== job 1156 ==
## distorter_pipelined_368
module distorter_pipelined_368 #(parameter INT_WIDTH = 4,
                                 FRACT_WIDTH = 12,
                                 DATA_WIDTH = INT_WIDTH + FRACT_WIDTH)
                                (input wire clk_368,
                                 input wire rst_n,
                                 input wire signed [DATA_WIDTH-1 : 0] in_r,
                                 input wire signed [DATA_WIDTH-1 : 0] in_i,
                                 input wire signed [DATA_WIDTH-1 : 0] a10_r,
                                 input wire signed [DATA_WIDTH-1 : 0] a10_i,
                                 input wire signed [DATA_WIDTH-1 : 0] a30_r,
                                 input wire signed [DATA_WIDTH-1 : 0] a30_i,
                                 input wire signed [DATA_WIDTH-1 : 0] a50_r,
                                 input wire signed [DATA_WIDTH-1 : 0] a50_i,
                                 output reg signed [DATA_WIDTH-1 : 0] out_r,
                                 output reg signed [DATA_WIDTH-1 : 0] out_i);
==> flow/config.mk <==
export PLATFORM = sky130hd
export DESIGN_NAME = distorter_pipelined_368
export DESIGN_NICKNAME = distorter_pipelined_368
export VERILOG_FILES = /design/flow/design.v
export SDC_FILE = /design/flow/constraint.sdc
export NUM_CORES = 4
export LEC_CHECK = 0
export CAP_MARGIN = 15
export CORE_MARGIN = 2
export CORE_UTILIZATION = 72
export CTS_CLUSTER_SIZE = 72
export HOLD_SLACK_MARGIN = -0.08
export SETUP_SLACK_MARGIN = 0.84
export SLEW_MARGIN = 5
==> flow/constraint.sdc <==
create_clock -name core_clock -period 7.09 [get_ports {clk_368}]
set_input_delay 1.4180 -clock core_clock [delete_from_list [all_inputs] [get_ports {clk_368}]]
set_output_delay 1.4180 -clock core_clock [all_outputs]
set_load 0.01 [all_outputs]
run.sh (not shown) runs the stock make flow with config.mk's settings and CLKGATE_MAP_FILE=.
Job 1156: all stages done; final checks FAILED (setup timing).
## Diff of input files: job 8451 against job 1156
diff --git a/flow/config.mk b/flow/config.mk
--- a/flow/config.mk
+++ b/flow/config.mk
@@ -8 +8 @@
-export CAP_MARGIN = 15
+export CAP_MARGIN = 20
@@ -10,5 +10,2 @@
-export CORE_UTILIZATION = 72
-export CTS_CLUSTER_SIZE = 72
-export HOLD_SLACK_MARGIN = -0.08
-export SETUP_SLACK_MARGIN = 0.84
-export SLEW_MARGIN = 5
+export CORE_UTILIZATION = 25
+export SLEW_MARGIN = 20
==> flow/constraint.sdc <==
create_clock -name core_clock -period 8.64 [get_ports {clk_368}]
set_input_delay 1.7280 -clock core_clock [delete_from_list [all_inputs] [get_ports {clk_368}]]
set_output_delay 1.7280 -clock core_clock [all_outputs]
set_load 0.01 [all_outputs]
--- outcome ---
- Job 8451 | status: complete | timing, DRC, antenna: pass
- Job 8451 vs job 1156 — full die area rose 190%.
- From job 8451 to job 1156, tally of unique sky130hd cells used after synthesis did not move at all.
- Job 8451: count of buffer and inverter cells on the critical path is 1 lower than what job 1156 reported.
- Worst setup slack after placement delta for job 8451 relative to job 1156: 460 ps higher
#### Input delta (job 426 over job 8451)
diff --git a/flow/config.mk b/flow/config.mk
--- a/flow/config.mk
+++ b/flow/config.mk
@@ -10 +10,3 @@
-export CORE_UTILIZATION = 25
+export CORE_UTILIZATION = 68
+export CTS_CLUSTER_DIAMETER = 93
+export SETUP_SLACK_MARGIN = 1.04
==> flow/constraint.sdc <==
create_clock -name core_clock -period 3.68 [get_ports {clk_368}]
set_input_delay 0.7360 -clock core_clock [delete_from_list [all_inputs] [get_ports {clk_368}]]
set_output_delay 0.7360 -clock core_clock [all_outputs]
set_load 0.01 [all_outputs]
Notes after the runs:
- Job 426 vs job 8451: via count of the first global-routing pass up in job 426
- Job 426 ends up with higher via count than job 8451 does.
- Job 426: clock-buffer cell count 9 below job 8451
- Summary of job 426 over job 8451: number of placed instances, taps included decreased 14%; sum of negative setup slack decreased 339,000 ps; all-layer global routing usage increased 25 points.
- In job 426 the implementation completed, yet the final layout does not meet the checks, the culprit being setup timing.
- The wire length of the first global-routing pass of job 426 is higher than that of job 8451.
- Compared job 426 against job 8451; proportion of cell area spent on the clock network within noise.

Starting RTL as in the previous note.
clock: 2.58 ns
lec_check: 0
abc_area: 1
cap_margin: 0
cell_pad_in_sites_global_placement: 0
core_aspect_ratio: 0.64
core_margin: 2
core_utilization: 72
hold_slack_margin: -0.08
min_routing_layer: met1
place_density: 0.64
setup_slack_margin: 0.77
slew_margin: 20
tns_end_percent: 40
The baseline never finished: it broke off in global routing on GRT-0232.
Change:
- ABC_AREA: 1 -> not set
- CAP_MARGIN: 0 -> 20
- CELL_PAD_IN_SITES_GLOBAL_PLACEMENT: 0 -> not set
- CORE_ASPECT_RATIO: 0.64 -> not set
- CORE_UTILIZATION: 72 -> 40
- HOLD_SLACK_MARGIN: -0.08 -> not set
- MIN_ROUTING_LAYER: met1 -> not set
- PLACE_DENSITY: 0.64 -> not set
- SETUP_SLACK_MARGIN: 0.77 -> not set
- TNS_END_PERCENT: 40 -> not set
- clock period: 2.58 -> 9.0 ns (I/O delays scaled with it)
=> With this change the flow passed the timing, design-rule and antenna checks. Die area went up by well over a third. Synthesized area decreases by a few percent. Synthesized cell count fell by about a fifth.
Change:
- CAP_MARGIN: 20 -> 15
- CORE_UTILIZATION: 40 -> 72
- clock period: 9.0 -> 5.98 ns (I/O delays scaled with it)
With this change the flow reached the layout checks and failed them: setup timing; non-clock buffer count is higher by 1385; first-iteration DRC count increases by well over a third; die area is lower by well over a third; synthesized cell count does not change; area after synthesis stays the same; final cell count decreases slightly.
Change:
- CAP_MARGIN: 15 -> 20
- CORE_UTILIZATION: 72 -> 64
- clock period: 5.98 -> 3.68 ns (I/O delays scaled with it)
The changed run finished with setup timing left; register-to-register slack degrades by 1800 ps; worst hold slack degrades by 170 ps.

Setup of build 42:
Starting RTL as in the previous note.
Settings: LEC_CHECK=0, CAP_MARGIN=15, CORE_MARGIN=2, CORE_UTILIZATION=72, CTS_CLUSTER_SIZE=72, HOLD_SLACK_MARGIN=-0.08, SETUP_SLACK_MARGIN=0.31, SLEW_MARGIN=20; clock period 7.09 ns.
Build 42 -> stages 100% | layout checks FAIL | negative setup slack
--- input diff build 42..build 32 ---
Settings: a change of SLEW_MARGIN from 20 to 40; a change of SETUP_SLACK_MARGIN from 0.31 to 0.64; a change of the clock period (ns, I/O delays scaled along) from 7.09 to 6.83.
Findings:
- Status build 32: flow complete, layout not clean - negative setup slack
- Changes observed in build 32 relative to build 42: buffers plus inverters on the worst setup path went down by 3, design area went up.
#### Input delta (build 97 over build 32)
Settings: CTS_CLUSTER_SIZE no longer set, was 72; SLEW_MARGIN now 5, was 40; SETUP_SLACK_MARGIN now 0.97, was 0.64; CAP_MARGIN now 10, was 15; HOLD_SLACK_MARGIN now 0.3, was -0.08; the clock period (ns, I/O delays scaled along) now 7.16, was 6.83.
### Flow results
The flow for build 97 finished, though final verification flagged negative setup slack.
Looking at multi-input logic area across build 32 and build 97, the one that comes out higher is build 32.
Delta (build 97 minus build 32): cell count after placement went down 306, fraction of area in clock buffers and inverters essentially unchanged.
Changes observed in build 97 relative to build 32: clock skew +30 ps; delay contributed by the slowest stage of the critical path went up 20 ps.
The following lists how build 46 was set up differently from build 97:
Settings: CORE_UTILIZATION now 9, was 72; SETUP_SLACK_MARGIN no longer set, was 0.97; HOLD_SLACK_MARGIN no longer set, was 0.3; CAP_MARGIN now 20, was 10; SLEW_MARGIN now 20, was 5; the clock period (ns, I/O delays scaled along) now 9.0, was 7.16.
Status build 97: flow complete, layout not clean - negative setup slack
Build 46 finished all stages; the layout is clean.
Floorplan row count sits higher in build 46 than in build 97.
Of the two candidates, build 97 has the better routed wire length and build 46 the worse one.
Floorplan core density down 64 points in build 46 wrt build 97
Looking at number of global-route vias before repair, build 46 sits 9,123 below build 97.
Input changes introduced in build 89 (baseline for comparison: build 46):
Settings: CTS_CLUSTER_DIAMETER newly set to 283; ABC_AREA newly set to 1; CELL_PAD_IN_SITES_GLOBAL_PLACEMENT newly set to 1; CELL_PAD_IN_SITES_DETAIL_PLACEMENT newly set to 1; CORE_ASPECT_RATIO newly set to 1.05; SETUP_SLACK_MARGIN newly set to -0.79; CORE_UTILIZATION changed from 9 to 51.
==> results <==
Build 89 completed; timing, DRC and antenna clean. Re required time of the critical path: build 89 and build 46 aren't equal, and the lower value belongs to build 89. Against build 46, design area in build 89 came out better. Final routed wirelength across all metal layers grows by more than 10% when moving from build 46 to build 89. Worst setup path endpoint = abs_squared_reg[15]: build 89; worst setup path endpoint = out_r[15]: build 46. Row multi-input logic cell count: build 89 higher / build 46 lower. Count of clock-net buffers in the final layout in build 89 is 1 below build 46. In build 89, number of nets at the end of the flow is higher than in build 46.

Starting RTL as in the previous note.
Settings: LEC_CHECK=0, ABC_AREA=0, CAP_MARGIN=20, CELL_PAD_IN_SITES_GLOBAL_PLACEMENT=0, CORE_ASPECT_RATIO=0.78, CORE_MARGIN=2, CORE_UTILIZATION=72, CTS_CLUSTER_SIZE=90, MIN_ROUTING_LAYER=met1, PLACE_DENSITY_LB_ADDON=0.17, SETUP_SLACK_MARGIN=1.42, SLEW_MARGIN=35, TNS_END_PERCENT=5; clock period 4.88 ns.
The first run finished but failed the layout checks on negative setup slack.
==> next run, changes <==
Settings changed: CAP_MARGIN 20 to 40, CORE_ASPECT_RATIO 0.78 to 0.99, CTS_CLUSTER_SIZE 90 to unset, HOLD_SLACK_MARGIN set to 0.06, PLACE_DENSITY set to 0.64, PLACE_DENSITY_LB_ADDON 0.17 to unset, SETUP_SLACK_MARGIN 1.42 to 0.76, SLEW_MARGIN 35 to 5, TNS_END_PERCENT 5 to 40.
Clock period 4.88 ns to 7.3 ns, I/O delays scaled along.
After rerunning: The new run completed, yet does not pass: negative setup slack. Synthesized area does not change. Via count decreases by 8.2%. Core utilization decreases by 4.9 points. Sequential share of layout area grows by 0.67 points. Worst setup slack improves by 3200 ps. Global-route usage came out lower by 4.5 points. Cell area is lower by 5.0%. Clock-buffer cell count went up by 4. Critical path depth falls by 6.
==> next run, changes <==
Settings changed: ABC_AREA 0 to unset, CAP_MARGIN 40 to 20, CORE_ASPECT_RATIO 0.99 to 0.55, CORE_UTILIZATION 72 to 32, HOLD_SLACK_MARGIN 0.06 to unset, PLACE_DENSITY 0.64 to unset, SETUP_SLACK_MARGIN 0.76 to unset, SLEW_MARGIN 5 to 25, TNS_END_PERCENT 40 to unset.
Clock period 7.3 ns to 13.9 ns, I/O delays scaled along.
What happened: Now the flow completed with no timing, DRC or antenna violations. Setup slack gains 5000 ps. Via count fell by 8.4%. Clock-buffer cell count fell by 6. Routed wire length rose by 2.9%. Synthesized area stays the same. Non-clock buffer count fell by 606.
==> next run, changes <==
Settings changed: CELL_PAD_IN_SITES_GLOBAL_PLACEMENT 0 to unset, CORE_ASPECT_RATIO 0.55 to unset, CORE_UTILIZATION 32 to 40, MIN_ROUTING_LAYER met1 to unset, SLEW_MARGIN 25 to 20.
Clock period 13.9 ns to 8.64 ns, I/O delays scaled along.
After rerunning: The changed run passed the timing, design-rule and antenna checks; setup slack gets worse by 4500 ps; clock-buffer cell count rises by 5; global-route usage rises by 3.3 points; first-iteration DRC count falls by 28%; design area hardly moves; die area falls by 20%; area after synthesis does not change; sequential share of layout area stays flat; maximum frequency rises by 9.5%; worst hold slack gets worse by 6.1 ps; critical path depth rises by 2.
